Setup of north:
Design SelectionOfAvatar, start of the top module:
module SelectionOfAvatar(
	input [1:0] mode,
	input [5:0] userID,
	input [1:0] candidate,  
	input CLK,
	input rst,  
	output reg [1:0] ballotBoxId,
	output reg [5:0] numberOfRegisteredVoters,
	output reg [5:0] numberOfVotesWinner,  
	output reg [1:0] WinnerId,
	output reg AlreadyRegistered,
	output reg AlreadyVoted,
	output reg NotRegistered,
	output reg VotingHasNotStarted,
	output reg RegistrationHasEnded
	);
    reg [5:0] registered [0:63];
    reg [5:0] voted [0:63];
    integer i, clock, registeredNum, votedNum;
    integer airV, fireV, waterV, earthV;
	always @(posedge CLK)
	begin
	if (rst) begin
        clock = 0;
		registeredNum = 0;
		votedNum = 0;
		airV = 0;
		fireV = 0;
		waterV = 0;
		earthV = 0;
		for(i=0; i<64; i = i+1) begin
            registered[i]=6'b000000;
            voted[i]=6'b000000;
        end
        ballotBoxId =0;
        numberOfRegisteredVoters=0;
        numberOfVotesWinner=0;
        WinnerId=0;
        AlreadyRegistered=0;
        AlreadyVoted=0;
        NotRegistered=0;
        VotingHasNotStarted=0;
        RegistrationHasEnded=0;
	end
	else begin
		clock=clock+1;
        ballotBoxId =0;
        numberOfRegisteredVoters=0;
        numberOfVotesWinner=0;
  ...
Size in the first run: ~1800 cells after synthesis, ~290 flip-flops, roughly 33 I/O pins.
make LEC_CHECK=0 CAP_MARGIN=20 CORE_ASPECT_RATIO=0.83 CORE_MARGIN=2 CORE_UTILIZATION=40 MIN_ROUTING_LAYER=met2 PLACE_DENSITY_LB_ADDON=0.15 SLEW_MARGIN=20 finish   # period 6.0 ns
run.sh (not shown) runs the stock make flow with config.mk's settings and CLKGATE_MAP_FILE=.
north finished end to end and its layout was clean on timing, DRC and antenna.
Relative to north, the following input files were edited for south:
- CORE_UTILIZATION: 40 -> 72
- CORE_ASPECT_RATIO: 0.83 -> unset
- PLACE_DENSITY_LB_ADDON: 0.15 -> unset
- MIN_ROUTING_LAYER: met2 -> unset
- the clock period (ns, I/O delays scaled along): 6.0 -> 6.7
Notes after the runs:
Going from north to south, final standard cell area without fillers now smaller, part of the total power dissipated in the clock network now smaller. north -> south: clock-buffer cell count decreased by more than 10%. Sort south and north by number of buffers created by CTS, ascending, and south comes first. Cell with the largest stage delay on the worst path: sky130_fd_sc_hd__o21ai_1 -> south, sky130_fd_sc_hd__clkdlybuf4s50_1 -> north. met4 as the highest signal layer in the routed design was reported by south, and met5 by north. Total global-route track usage, south and north: larger value in south. Global routing's busiest layer: met3 -> north, met2 -> south. Cmp south vs north: met3 track demand over resource in global routing lower in south. [compare] base=north new=south: smallest setup slack after layout has increased; routed length on met1 has increased; global-route wire length before repair has decreased; routed wire length has decreased; logic depth of the worst path, buffers included has increased.
Changes in east relative to south:
- SETUP_SLACK_MARGIN now -0.29, previously not set
- CTS_CLUSTER_SIZE now 43, previously not set
- CORE_UTILIZATION now 65, was 72
- the clock period (ns, I/O delays scaled along) now 4.7, was 6.7
## What came out
Compared with south, east shows cell count that has gone up by a few percent.
Layout checks on east: not met. Flow itself completed; violations: setup timing.
Taking south as the reference, in east worst hold slack after final layout held steady, clock-buffer cell count grew by 1, fraction of area in clock buffers and inverters shrank by 0.86 points, fraction of standard cell area in multi-input logic shrank by 2.4 points.
Modified inputs, west compared to east
- removing CTS_CLUSTER_SIZE (formerly 43)
- changing CORE_UTILIZATION from 65 to 57
- setting CTS_CLUSTER_DIAMETER to 360 for the first time
- changing SETUP_SLACK_MARGIN from -0.29 to 1.14
- changing the clock period (ns, I/O delays scaled along) from 4.7 to 4.77
- Although it ran to completion, east produced a layout that fails the final checks because of setup timing.
- west | status: complete | timing, DRC, antenna: pass
- Remaining max-slew budget at the tightest pin delta for west relative to east: 14 points lower
- The total wire length number comes out lower for east vs west.
- Summary of west over east: post-DP HPWL has increased; maximum frequency grew by about 2.7%; total power after layout saw an increase; met3 layer usage reported by global route now sits higher; vertical extent of the die picked up an extra 10 µm.
- When west is set beside east, its measured slew at the worst slew-check pin turns out to be 0.20 ns larger.
- On worst setup slack after layout: west sits above east.
- Of the two values seen for capture point of the worst path, numberOfVotesWinner[2] was produced by west and numberOfVotesWinner[4] by east.
- west against east: synthesized cell count neither gained nor lost much; final instance count without filler cells picked up an extra 182.

* * *

The RTL this note starts from:
==> flow/design.v <==
`timescale 1ns / 1ps
module SelectionOfAvatar(
	input [1:0] mode,
	input [5:0] userID,
	input [1:0] candidate,  
	input CLK,
	input rst,  
	output reg [1:0] ballotBoxId,
	output reg [5:0] numberOfRegisteredVoters,
	output reg [5:0] numberOfVotesWinner,  
	output reg [1:0] WinnerId,
	output reg AlreadyRegistered,
	output reg AlreadyVoted,
	output reg NotRegistered,
	output reg VotingHasNotStarted,
	output reg RegistrationHasEnded
	);
    reg [5:0] registered [0:63];
    reg [5:0] voted [0:63];
    integer i, clock, registeredNum, votedNum;
    integer airV, fireV, waterV, earthV;
	always @(posedge CLK)
	begin
	if (rst) begin
        clock = 0;
		registeredNum = 0;
		votedNum = 0;
		airV = 0;
		fireV = 0;
		waterV = 0;
		earthV = 0;
		for(i=0; i<64; i = i+1) begin
            registered[i]=6'b000000;
            voted[i]=6'b000000;
        end
        ballotBoxId =0;
        numberOfRegisteredVoters=0;
        numberOfVotesWinner=0;
        WinnerId=0;
        AlreadyRegistered=0;
        AlreadyVoted=0;
        NotRegistered=0;
        VotingHasNotStarted=0;
        RegistrationHasEnded=0;
	end
	else begin
		clock=clock+1;
        ballotBoxId =0;
        numberOfRegisteredVoters=0;
        numberOfVotesWinner=0;
        WinnerId=0;
        AlreadyRegistered=0;
        AlreadyVoted=0;
        NotRegistered=0;
        VotingHasNotStarted=0;
        RegistrationHasEnded=0;
        if(clock<=100) begin
            ballotBoxId=userID[5:4];
            if(mode==1) begin
                VotingHasNotStarted=1;
            end
            if(mode==0) begin
                if(registered[userID]==0) begin
                    registered[userID]=1;
                    ballotBoxId=userID[5:4];
                    registeredNum=registeredNum+1;
                end
                else begin 
                    AlreadyRegistered=1;
                    ballotBoxId=userID[5:4];
                end
            end
            numberOfRegisteredVoters=registeredNum;
        end
        else if(clock<=200) begin
            ballotBoxId=userID[5:4];
            numberOfRegisteredVoters=registeredNum;
            if(mode==0) begin
                RegistrationHasEnded=1;
            end
            if(mode==1) begin
                if(registered[userID]==1) begin
                    if(voted[userID]==0)begin
                        voted[userID]=1;
                        if(candidate==0)begin
                            airV=airV+1;
                        end
                        if(candidate==1)begin
                            fireV=fireV+1;
                        end
                        if(candidate==2)begin
                            waterV=waterV+1;
                        end
                        if(candidate==3)begin
                            earthV=earthV+1;
                        end
                    end 
                    else begin
                        AlreadyVoted=1;
                    end   
                end
                else begin
                    NotRegistered=1;
                end
            end    
        end
        else if(clock>200) begin
            numberOfRegisteredVoters=registeredNum;
            numberOfVotesWinner=airV;
            WinnerId=2'b0;
            if (fireV > numberOfVotesWinner) begin
				numberOfVotesWinner = fireV;
				WinnerId = 2'b01;
			end
			if (waterV > numberOfVotesWinner) begin
				numberOfVotesWinner = waterV;
				WinnerId = 2'b10;
			end
			if (earthV> numberOfVotesWinner) begin
				numberOfVotesWinner = earthV;
				WinnerId = 2'b11;
			end
        end
	end
	end
endmodule
make LEC_CHECK=0 ABC_AREA=1 CAP_MARGIN=20 CELL_PAD_IN_SITES_DETAIL_PLACEMENT=0 CELL_PAD_IN_SITES_GLOBAL_PLACEMENT=2 CORE_ASPECT_RATIO=1.23 CORE_MARGIN=2 CORE_UTILIZATION=51 CTS_CLUSTER_DIAMETER=97 CTS_CLUSTER_SIZE=36 GPL_ROUTABILITY_DRIVEN=1 GPL_TIMING_DRIVEN=1 MAX_ROUTING_LAYER=met4 MIN_ROUTING_LAYER=met2 PLACE_DENSITY_LB_ADDON=0.21 SETUP_SLACK_MARGIN=1.31 SLEW_MARGIN=20 TNS_END_PERCENT=80 finish   # period 5.8 ns
The first run aborted during 3_1_place_gp_skip_io (FLW-0024).
Rerun with:
Settings changed: ABC_AREA 1 to unset, CELL_PAD_IN_SITES_DETAIL_PLACEMENT 0 to unset, CELL_PAD_IN_SITES_GLOBAL_PLACEMENT 2 to unset, CORE_ASPECT_RATIO 1.23 to unset, CORE_UTILIZATION 51 to 64, CTS_CLUSTER_DIAMETER 97 to unset, CTS_CLUSTER_SIZE 36 to unset, GPL_ROUTABILITY_DRIVEN 1 to unset, GPL_TIMING_DRIVEN 1 to unset, MAX_ROUTING_LAYER met4 to unset, MIN_ROUTING_LAYER met2 to unset, PLACE_DENSITY_LB_ADDON 0.21 to unset, SETUP_SLACK_MARGIN 1.31 to -0.33, TNS_END_PERCENT 80 to unset.
Clock period 5.8 ns to 4.35 ns, I/O delays scaled along.
Outcome: Now the flow completed and failed the layout checks on negative setup slack. Synthesized area goes down by 4.7%. Die area shrinks by 24%. Synthesized cell count falls by 27%.
Rerun with:
Settings changed: CORE_UTILIZATION 64 to 40, SETUP_SLACK_MARGIN -0.33 to unset.
Clock period 4.35 ns to 5.71 ns, I/O delays scaled along.
After rerunning:
- With this change the flow completed without violations
- sequential cell count stays the same
- clock skew stays flat
- count of clock-buffer cells in the layout came out higher by 5
- worst setup slack gains 0.97 ns
- global-route usage came out lower by 13 points
- wire length shrinks by a few percent
Rerun with:
Settings changed: CORE_UTILIZATION 40 to 45.
After rerunning: Core utilization rose by 6.1 points; worst setup slack is worse by 0.052 ns; power rose by 3.1%; cell area rose by 0.49%; worst hold slack is worse by 0.0052 ns; global-route usage rose by 2.1 points; wire length fell by 0.36%; count of clock-buffer cells in the layout fell by 2; die area fell by 11%; area after synthesis does not change.
Rerun with:
Settings changed: CORE_UTILIZATION 45 to 72, CTS_CLUSTER_SIZE set to 21, PLACE_DENSITY set to 0.7.
Clock period 5.71 ns to 2.94 ns, I/O delays scaled along.
The new run failed in 4_1_cts; die area is lower by 37%; synthesized area is unchanged; synthesized cell count is unchanged.

* * *

RTL: the design.v shown in full above, as it stands there.
export LEC_CHECK = 0
export ABC_AREA = 1
export CAP_MARGIN = 20
export CORE_MARGIN = 2
export CORE_UTILIZATION = 72
export CTS_CLUSTER_DIAMETER = 386
export CTS_CLUSTER_SIZE = 20
export PLACE_DENSITY_LB_ADDON = 0.24
export SETUP_SLACK_MARGIN = -0.33
export SLEW_MARGIN = 20
create_clock -name core_clock -period 3.8 [get_ports {CLK}]
The baseline finished but failed the layout checks on negative setup slack.
Change:
ABC_AREA = default   (was 1)
CORE_UTILIZATION = 40   (was 72)
CTS_CLUSTER_DIAMETER = default   (was 386)
CTS_CLUSTER_SIZE = default   (was 20)
PLACE_DENSITY_LB_ADDON = default   (was 0.24)
SETUP_SLACK_MARGIN = default   (was -0.33)
clock period = 6.0 ns   (was 3.8 ns; I/O delays follow)
Result:
- Now the flow completed with no timing, DRC or antenna violations
- design area fell by 5.0%
- fmax fell by 21%
- core utilization fell by 36 points
- clock skew rose by 0.0097 ns
- hold slack is about the same
- worst setup slack gets better by 1.0 ns
- final cell count fell by 21%
- die size rose by 69%
- global-route usage fell by 15 points
- count of clock-buffer cells in the layout rose by 36
- via count fell by 18%
Change:
CORE_UTILIZATION = 61   (was 40)
SETUP_SLACK_MARGIN = 0.04   (was default)
clock period = 3.17 ns   (was 6.0 ns; I/O delays follow)
What happened: The changed run did not get past 5_1_grt. Die area decreases by a quarter to a third. Area after synthesis stays the same. Synthesized cell count does not change.
Change:
ABC_AREA = 1   (was default)
CORE_UTILIZATION = 72   (was 61)
SETUP_SLACK_MARGIN = default   (was 0.04)
clock period = 3.91 ns   (was 3.17 ns; I/O delays follow)
With this change the flow finished with negative setup slack left.
Area after synthesis is higher by a few percent.
Die size is lower by roughly a tenth.
Synthesized cell count is higher by well over a third.
Change:
CAP_MARGIN = 15   (was 20)
CTS_CLUSTER_DIAMETER = 99   (was default)
CTS_CLUSTER_SIZE = 20   (was default)
clock period = 3.47 ns   (was 3.91 ns; I/O delays follow)
After rerunning:
- The new run completed, yet does not pass: negative setup slack
- sequential power grows by 13%
- cell count climbs by 0.84%
- clock-buffer cell count goes down by 23
- routed wire length grows by 1.5%
- design area goes down by 0.57%
- global-route usage falls by 1.3 points
- worst setup slack gets worse by 0.39 ns
- total power is lower by 13%
Change:
CAP_MARGIN = 20   (was 15)
CORE_UTILIZATION = 66   (was 72)
CTS_CLUSTER_DIAMETER = default   (was 99)
CTS_CLUSTER_SIZE = default   (was 20)
clock period = 4.74 ns   (was 3.47 ns; I/O delays follow)
Now the flow finished clean.
Cell area shrinks by 6.2%.
Wire length shrinks by 17%.
Worst setup slack is better by 1.4 ns.
Sequential power goes down by 27%.
Utilization is lower by 11 points.
Clock power increases by 28%.

* * *

RTL: the design.v shown in full above, as it stands there.
==> flow/config.mk <==
export PLATFORM = sky130hd
export DESIGN_NAME = SelectionOfAvatar
export DESIGN_NICKNAME = SelectionOfAvatar
export VERILOG_FILES = /design/flow/design.v
export SDC_FILE = /design/flow/constraint.sdc
export NUM_CORES = 4
export LEC_CHECK = 0
export CAP_MARGIN = 20
export CORE_MARGIN = 2
export CORE_UTILIZATION = 68
export CTS_CLUSTER_DIAMETER = 360
export SETUP_SLACK_MARGIN = -0.39
export SLEW_MARGIN = 20
==> flow/constraint.sdc <==
create_clock -name core_clock -period 4.77 [get_ports {CLK}]
set_input_delay 0.9540 -clock core_clock [delete_from_list [all_inputs] [get_ports {CLK}]]
set_output_delay 0.9540 -clock core_clock [all_outputs]
set_load 0.01 [all_outputs]
The baseline finished but failed the layout checks on negative setup slack.
Edit:
--- a/flow/config.mk
+++ b/flow/config.mk
@@ -11,2 +11 @@
-export CTS_CLUSTER_DIAMETER = 360
-export SETUP_SLACK_MARGIN = -0.39
+export SETUP_SLACK_MARGIN = 1.22
With this change the flow did not get past global routing (5_1_grt), error DPL-0038.
Synthesized area is unchanged.
Die area does not change.
Synthesized cell count does not change.
Edit:
--- a/flow/config.mk
+++ b/flow/config.mk
@@ -8 +8 @@
-export CAP_MARGIN = 20
+export CAP_MARGIN = 10
@@ -11 +11,3 @@
-export SETUP_SLACK_MARGIN = 1.22
+export CTS_CLUSTER_DIAMETER = 360
+export CTS_CLUSTER_SIZE = 24
+export SETUP_SLACK_MARGIN = 1.14
After rerunning:
- With this change the flow completed, yet does not pass: negative setup slack
- die area is unchanged
- area after synthesis stays the same
- synthesized cell count is unchanged

* * *

Starts from the design.v that is shown in full above.
make LEC_CHECK=0 ABC_AREA=1 CAP_MARGIN=20 CORE_ASPECT_RATIO=0.83 CORE_MARGIN=2 CORE_UTILIZATION=40 CTS_CLUSTER_SIZE=24 MIN_ROUTING_LAYER=met1 PLACE_DENSITY_LB_ADDON=0.15 SLEW_MARGIN=20 finish   # period 6.0 ns
Rerun with:
- CORE_MARGIN: 2 -> 8
- SETUP_SLACK_MARGIN: default -> -0.12
After rerunning: The new run finished clean; area after synthesis stays the same; global-route usage is lower by 2.2 points; routed wire length is higher by 1.6%; setup slack got worse by 170 ps; die area is higher by 12%.
No activity file was given, so power comes from the tool's default toggle rates.
